## harbor
==> flow/design.v <==
module half_addr(
    input a,
    input b,
    output sum,
    output carry  
);
assign sum = a ^ b;
assign carry = a & b;
endmodule
module full_addr(
    input a,
    input b,
    input cin,  
    output sum,
    output carry  
);
assign sum = a ^ b ^ cin;
assign carry = (a & b) | (cin & (a ^ b));
endmodule
module i4_addr(
    input  [3:0] a,           
    input  [3:0] b,           
    input        cin,         
    input        valid_in,    
    output [3:0] sum,         
    output       group_g,     
    output       group_p,     
    output       ready_out    
);
wire [3:0] g, p;
assign g = a & b;           
assign p = a | b;           
wire c1, c2, c3;
assign c1 = g[0] | (p[0] & cin);
assign c2 = g[1] | (p[1] & g[0]) | (p[1] & p[0] & cin);
assign c3 = g[2] | (p[2] & g[1]) | (p[2] & p[1] & g[0]) | (p[2] & p[1] & p[0] & cin);
assign group_g = g[3] | (p[3] & g[2]) | (p[3] & p[2] & g[1]) | (p[3] & p[2] & p[1] & g[0]);
assign group_p = p[3] & p[2] & p[1] & p[0];
assign sum[0] = a[0] ^ b[0] ^ cin;
assign sum[1] = a[1] ^ b[1] ^ c1;
assign sum[2] = a[2] ^ b[2] ^ c2;
assign sum[3] = a[3] ^ b[3] ^ c3;
reg ready_out_reg;
always @(*) begin
    if (valid_in) begin
        ready_out_reg = 1'b1;
    end else begin
        ready_out_reg = 1'b0;
    end
end
assign ready_out = ready_out_reg;
endmodule
module i8_addr(
    input  [7:0] a,           
    input  [7:0] b,           
    input        cin,         
    input        valid_in,    
    output [7:0] sum,         
    output       group_g,     
    output       group_p,     
    output       ready_out    
);
wire [3:0] a_low  = a[3:0];
wire [3:0] a_high = a[7:4];
wire [3:0] b_low  = b[3:0];
wire [3:0] b_high = b[7:4];
wire c4;                
wire g_low, p_low;      
wire g_high, p_high;    
wire ready_low, ready_high;
i4_addr cla_low(
    .a(a_low), .b(b_low), .cin(cin), .valid_in(valid_in),
    .sum(sum[3:0]), .group_g(g_low), .group_p(p_low), .ready_out(ready_low)
);
i4_addr cla_high(
    .a(a_high), .b(b_high), .cin(c4), .valid_in(valid_in),
    .sum(sum[7:4]), .group_g(g_high), .group_p(p_high), .ready_out(ready_high)
);
assign c4 = g_low | (p_low & cin);
assign group_g = g_high | (p_high & g_low);
assign group_p = p_high & p_low;
assign ready_out = ready_low & ready_high;
endmodule
module i16_add(
    input  [15:0] a,          
    input  [15:0] b,          
    input        valid_in,    
    output [15:0] sum,        
    output       carry_out,   
    output       ready_out    
);
wire [7:0] a_low  = a[7:0];   
wire [7:0] a_high = a[15:8];  
wire [7:0] b_low  = b[7:0];
wire [7:0] b_high = b[15:8];
wire c0, c8;                
wire g_low, p_low;          
wire g_high, p_high;        
wire ready_low, ready_high; 
assign c0 = 1'b0;           
i8_addr cla_low_8bit(
    .a(a_low), .b(b_low), .cin(c0), .valid_in(valid_in),
    .sum(sum[7:0]), .group_g(g_low), .group_p(p_low), .ready_out(ready_low)
);
i8_addr cla_high_8bit(
    .a(a_high), .b(b_high), .cin(c8), .valid_in(valid_in),
    .sum(sum[15:8]), .group_g(g_high), .group_p(p_high), .ready_out(ready_high)
);
assign c8 = g_low | (p_low & c0);                   
assign carry_out = g_high | (p_high & g_low) | (p_high & p_low & c0);  
assign ready_out = ready_low & ready_high;
endmodule
module i16_sub(
    input  [15:0] a,          
    input  [15:0] b,          
    input        valid_in,    
    output [15:0] diff,       
    output       borrow_out,  
    output       ready_out    
);
wire [15:0] b_neg = ~b;  
wire [7:0] a_low  = a[7:0];
wire [7:0] a_high = a[15:8];
wire [7:0] b_low  = b_neg[7:0];
wire [7:0] b_high = b_neg[15:8];
wire c0, c8;               
wire g_low, p_low;         
wire g_high, p_high;       
wire ready_low, ready_high;
wire carry_result;
assign c0 = 1'b1;           
i8_addr cla_low_8bit(
    .a(a_low), .b(b_low), .cin(c0), .valid_in(valid_in),
    .sum(diff[7:0]), .group_g(g_low), .group_p(p_low), .ready_out(ready_low)
);
i8_addr cla_high_8bit(
    .a(a_high), .b(b_high), .cin(c8), .valid_in(valid_in),
    .sum(diff[15:8]), .group_g(g_high), .group_p(p_high), .ready_out(ready_high)
);
assign c8 = g_low | (p_low & c0);
assign carry_result = g_high | (p_high & g_low) | (p_high & p_low & c0);
assign borrow_out = ~carry_result;
assign ready_out = ready_low & ready_high;
endmodule
module i16_mul(
    input signed [15:0] a,    
    input signed [15:0] b,    
    input        valid_in,
    output signed [15:0] prod,  
    output       ready_out
);
wire sign_a = a[15];
wire sign_b = b[15];
wire sign_res = sign_a ^ sign_b;
wire [15:0] abs_a = sign_a ? (~a + 1'b1) : a;
wire [15:0] abs_b = sign_b ? (~b + 1'b1) : b;
reg [15:0] abs_prod;
integer i;
always @(*) begin
    abs_prod = 16'd0;
    for(i = 0; i < 16; i = i + 1) begin
        if(abs_b[i]) begin
            abs_prod = abs_prod + (abs_a << i);
        end
    end
end
assign prod = sign_res ? (~abs_prod + 1'b1) : abs_prod;
assign ready_out = valid_in;
endmodule
module i16_div(
    input signed [15:0] a,    
    input signed [15:0] b,    
    input        valid_in,
    output signed [15:0] quot,  
    output       ready_out
);
wire sign_a = a[15];
wire sign_b = b[15];
wire sign_res = sign_a ^ sign_b;
wire [15:0] abs_a = sign_a ? (~a + 1'b1) : a;
wire [15:0] abs_b = sign_b ? (~b + 1'b1) : b;
reg [15:0] abs_quot;
reg [31:0] temp_r;  
integer i;
always @(*) begin
    temp_r = 32'd0;
    if (abs_b == 0) begin
        abs_quot = 16'hFFFF;  
    end else begin
        abs_quot = 16'd0;
        temp_r = 32'd0;
        for(i = 15; i >= 0; i = i - 1) begin
            temp_r = temp_r << 1;
            temp_r[0] = abs_a[i];  
            if(temp_r >= {16'd0, abs_b}) begin
                temp_r = temp_r - {16'd0, abs_b};
                abs_quot[i] = 1'b1;
            end
        end
    end
end
assign quot = sign_res ? (~abs_quot + 1'b1) : abs_quot;
assign ready_out = valid_in;
endmodule
module calc(
    input clk,  
    input rst_n,  
    input [7:0] num,
    input [2:0] op,
    input start,
    output reg [15:0] result,
    output reg [15:0] display_val,  
    output [2:0] led_op,  
    output reg stop
);
reg [15:0] local_result;
reg local_stop;
localparam ADD = 3'd6;
localparam SUB = 3'd5;
localparam MUL = 3'd4;
localparam DIV = 3'd1;
localparam ENT = 3'd2;
localparam CLR = 3'd3;
reg [15:0] a, b;
reg [2:0] local_op;
assign led_op = local_op;  
wire [15:0] res_add, res_sub, res_mul, res_div;
i16_add u_add(.a(a), .b(b), .valid_in(1'b1), .sum(res_add), .carry_out(), .ready_out());
i16_sub u_sub(.a(a), .b(b), .valid_in(1'b1), .diff(res_sub), .borrow_out(), .ready_out());
i16_mul u_mul(.a(a), .b(b), .valid_in(1'b1), .prod(res_mul), .ready_out());
i16_div u_div(.a(a), .b(b), .valid_in(1'b1), .quot(res_div), .ready_out());
localparam S_INPUT_A = 2'b00;
localparam S_INPUT_B = 2'b01;
reg [2:0] state;
always @(posedge clk) begin
	if (~rst_n) begin
    	local_stop <= 0;
        a <= 0;
        b <= 0;
        local_result <= 0;
        display_val <= 0;
        local_op <= 0;
        state <= S_INPUT_A;
    end else begin
        if (~start&local_stop) begin
        local_stop <= 0;
        end else if (start&~local_stop) begin
            case (state)
            S_INPUT_A: begin
                if (op == CLR) begin
                    a <= 0; b <= 0; display_val <= 0; local_result <= 0; local_op <= 0;
                end else if (op == ADD || op == SUB || op == MUL || op == DIV) begin
                    local_op <= op;
                    b <= 0;
                    state <= S_INPUT_B;
                end else if (op == 0) begin
                    a <= a * 16'd10 + {8'd0, num};
                    display_val <= a * 16'd10 + {8'd0, num};
                end
            end
            S_INPUT_B: begin
                if (op == CLR) begin
                    a <= 0; b <= 0; display_val <= 0; local_result <= 0; local_op <= 0;
                    state <= S_INPUT_A;
                end else if (op == ENT) begin
                    case (local_op)
                    ADD: begin local_result <= res_add; display_val <= res_add; end
                    SUB: begin local_result <= res_sub; display_val <= res_sub; end
                    DIV: begin local_result <= res_div; display_val <= res_div; end
                    MUL: begin local_result <= res_mul; display_val <= res_mul; end
                    endcase
                    a <= 0;
                    local_op <= 0;  
                    state <= S_INPUT_A;
                end else if (op == 0) begin
                    b <= b * 16'd10 + {8'd0, num};
                    display_val <= b * 16'd10 + {8'd0, num};
                end
            end
            endcase
            local_stop <= 1;
        end
    end
end
always @(posedge clk) begin
    result <= local_result;
    stop <= local_stop;
end
endmodule
clock: 55.0 ns
lec_check: 0
abc_area: 1
cap_margin: 20
cell_pad_in_sites_detail_placement: 1
cell_pad_in_sites_global_placement: 3
core_margin: 2
core_utilization: 23
cts_cluster_diameter: 84
gpl_routability_driven: 0
hold_slack_margin: 0.03
place_density: 0.38
setup_slack_margin: 0.16
slew_margin: 20
run.sh (not shown) runs the stock make flow with config.mk's settings and CLKGATE_MAP_FILE=.
harbor: full flow OK, the timing, DRC and antenna checks passed
Edits applied to the flow inputs when going from harbor to violet:
==> flow/config.mk <==
export PLATFORM = sky130hd
export DESIGN_NAME = calc
export DESIGN_NICKNAME = calc
export VERILOG_FILES = /design/flow/design.v
export SDC_FILE = /design/flow/constraint.sdc
export NUM_CORES = 4
export LEC_CHECK = 0
export CAP_MARGIN = 20
export CORE_MARGIN = 2
export CORE_UTILIZATION = 61
export MAX_ROUTING_LAYER = met4
export PLACE_DENSITY = 0.6
export SETUP_SLACK_MARGIN = 5.0
export SLEW_MARGIN = 20
[summary]
Post-layout worst setup margin (violet over harbor): increase, 0.22 ns. Comparing Yosys chip area for violet and harbor, the smaller number came from violet. violet vs harbor: die span in y down in violet. Clock network latency to the later pin of the worst-skew pair, violet and harbor: lower on violet. Slew at the pin closest to its max-slew limit: violet vs harbor — no meaningful difference.
> inputs changed (violet -> onyx)
==> flow/config.mk <==
export PLATFORM = sky130hd
export DESIGN_NAME = calc
export DESIGN_NICKNAME = calc
export VERILOG_FILES = /design/flow/design.v
export SDC_FILE = /design/flow/constraint.sdc
export NUM_CORES = 4
export LEC_CHECK = 0
export CAP_MARGIN = 20
export CORE_ASPECT_RATIO = 0.5
export CORE_MARGIN = 2
export CORE_UTILIZATION = 70
export PLACE_DENSITY = 0.6
export SLEW_MARGIN = 20
export TNS_END_PERCENT = 15
### Flow results
Changes observed in onyx relative to violet: weighted congestion at the end of routability-driven global placement +about 6%; global-route usage over all layers +2.1 points. Fraction of met2 tracks used by global routing ends up lower on violet. The higher fraction of area in registers came out of onyx.
Setup changes, onyx to zinc
==> flow/config.mk <==
export PLATFORM = sky130hd
export DESIGN_NAME = calc
export DESIGN_NICKNAME = calc
export VERILOG_FILES = /design/flow/design.v
export SDC_FILE = /design/flow/constraint.sdc
export NUM_CORES = 4
export LEC_CHECK = 0
export CAP_MARGIN = 20
export CORE_ASPECT_RATIO = 1.78
export CORE_MARGIN = 2
export CORE_UTILIZATION = 61
export PLACE_DENSITY = 0.6
export SETUP_SLACK_MARGIN = -2.0
export SLEW_MARGIN = 20
==> results <==
- Synthesis area per yosys came out exactly the same in onyx and zinc.
- Between onyx and zinc, global-route total usage across every layer increased.
- zinc has via count below what onyx had.
- Diff onyx -> zinc: routed length on met2 went up 25%.
- Summary: with onyx as the reference, total detailed-routing wirelength in zinc moved up by more than 10%.
- zinc vs onyx on headroom to the max-slew limit: zinc is the higher one.
- Taking onyx as the reference, in zinc global-route wire length before repair picked up an extra 14%, clock skew now sits at about the same level, total inserted antenna cells now sits higher.
For raven, these inputs were changed with respect to zinc:
==> flow/config.mk <==
export PLATFORM = sky130hd
export DESIGN_NAME = calc
export DESIGN_NICKNAME = calc
export VERILOG_FILES = /design/flow/design.v
export SDC_FILE = /design/flow/constraint.sdc
export NUM_CORES = 4
export LEC_CHECK = 0
export CAP_MARGIN = 20
export CORE_ASPECT_RATIO = 0.5
export CORE_MARGIN = 2
export CORE_UTILIZATION = 40
export PLACE_DENSITY = 0.6
export SETUP_SLACK_MARGIN = -2.0
export SLEW_MARGIN = 20
export TNS_END_PERCENT = 5
Findings:
- Reported for zinc and raven, number of sequential cells turned out identical to the last digit.
- raven vs. zinc: slew at the pin closest to its max-slew limit fell by 0.11 ns.
- Compared with zinc, in raven layout-stage area growth over the synthesis result +2.2 points, setup slack went up, wire length of the first global-routing pass dropped about 7%, number of global-route vias before repair fell about 9%.
- Against zinc, raven comes in 1402 lower on via count.
- Compared with zinc, raven shows a die extent in y that is about 34% lower.
Input changes introduced in quartz (baseline for comparison: raven):
==> flow/config.mk <==
export PLATFORM = sky130hd
export DESIGN_NAME = calc
export DESIGN_NICKNAME = calc
export VERILOG_FILES = /design/flow/design.v
export SDC_FILE = /design/flow/constraint.sdc
export NUM_CORES = 4
export LEC_CHECK = 0
export CAP_MARGIN = 20
export CELL_PAD_IN_SITES_GLOBAL_PLACEMENT = 3
export CORE_MARGIN = 2
export CORE_UTILIZATION = 40
export CTS_CLUSTER_DIAMETER = 84
export GPL_ROUTABILITY_DRIVEN = 0
export HOLD_SLACK_MARGIN = 0.03
export PLACE_DENSITY = 0.38
export SLEW_MARGIN = 20
[summary]
- quartz: PASS, flow complete, no timing, DRC or antenna violations
- Number of cells on the critical path ended up 6 higher on quartz than on raven.
- Row count of antenna diodes in the layout: quartz lower / raven higher
- On maximum fanout count along the critical path: quartz sits below raven.
- Compared to raven, quartz has final clock period utilization by the worst path 3.5 points lower.
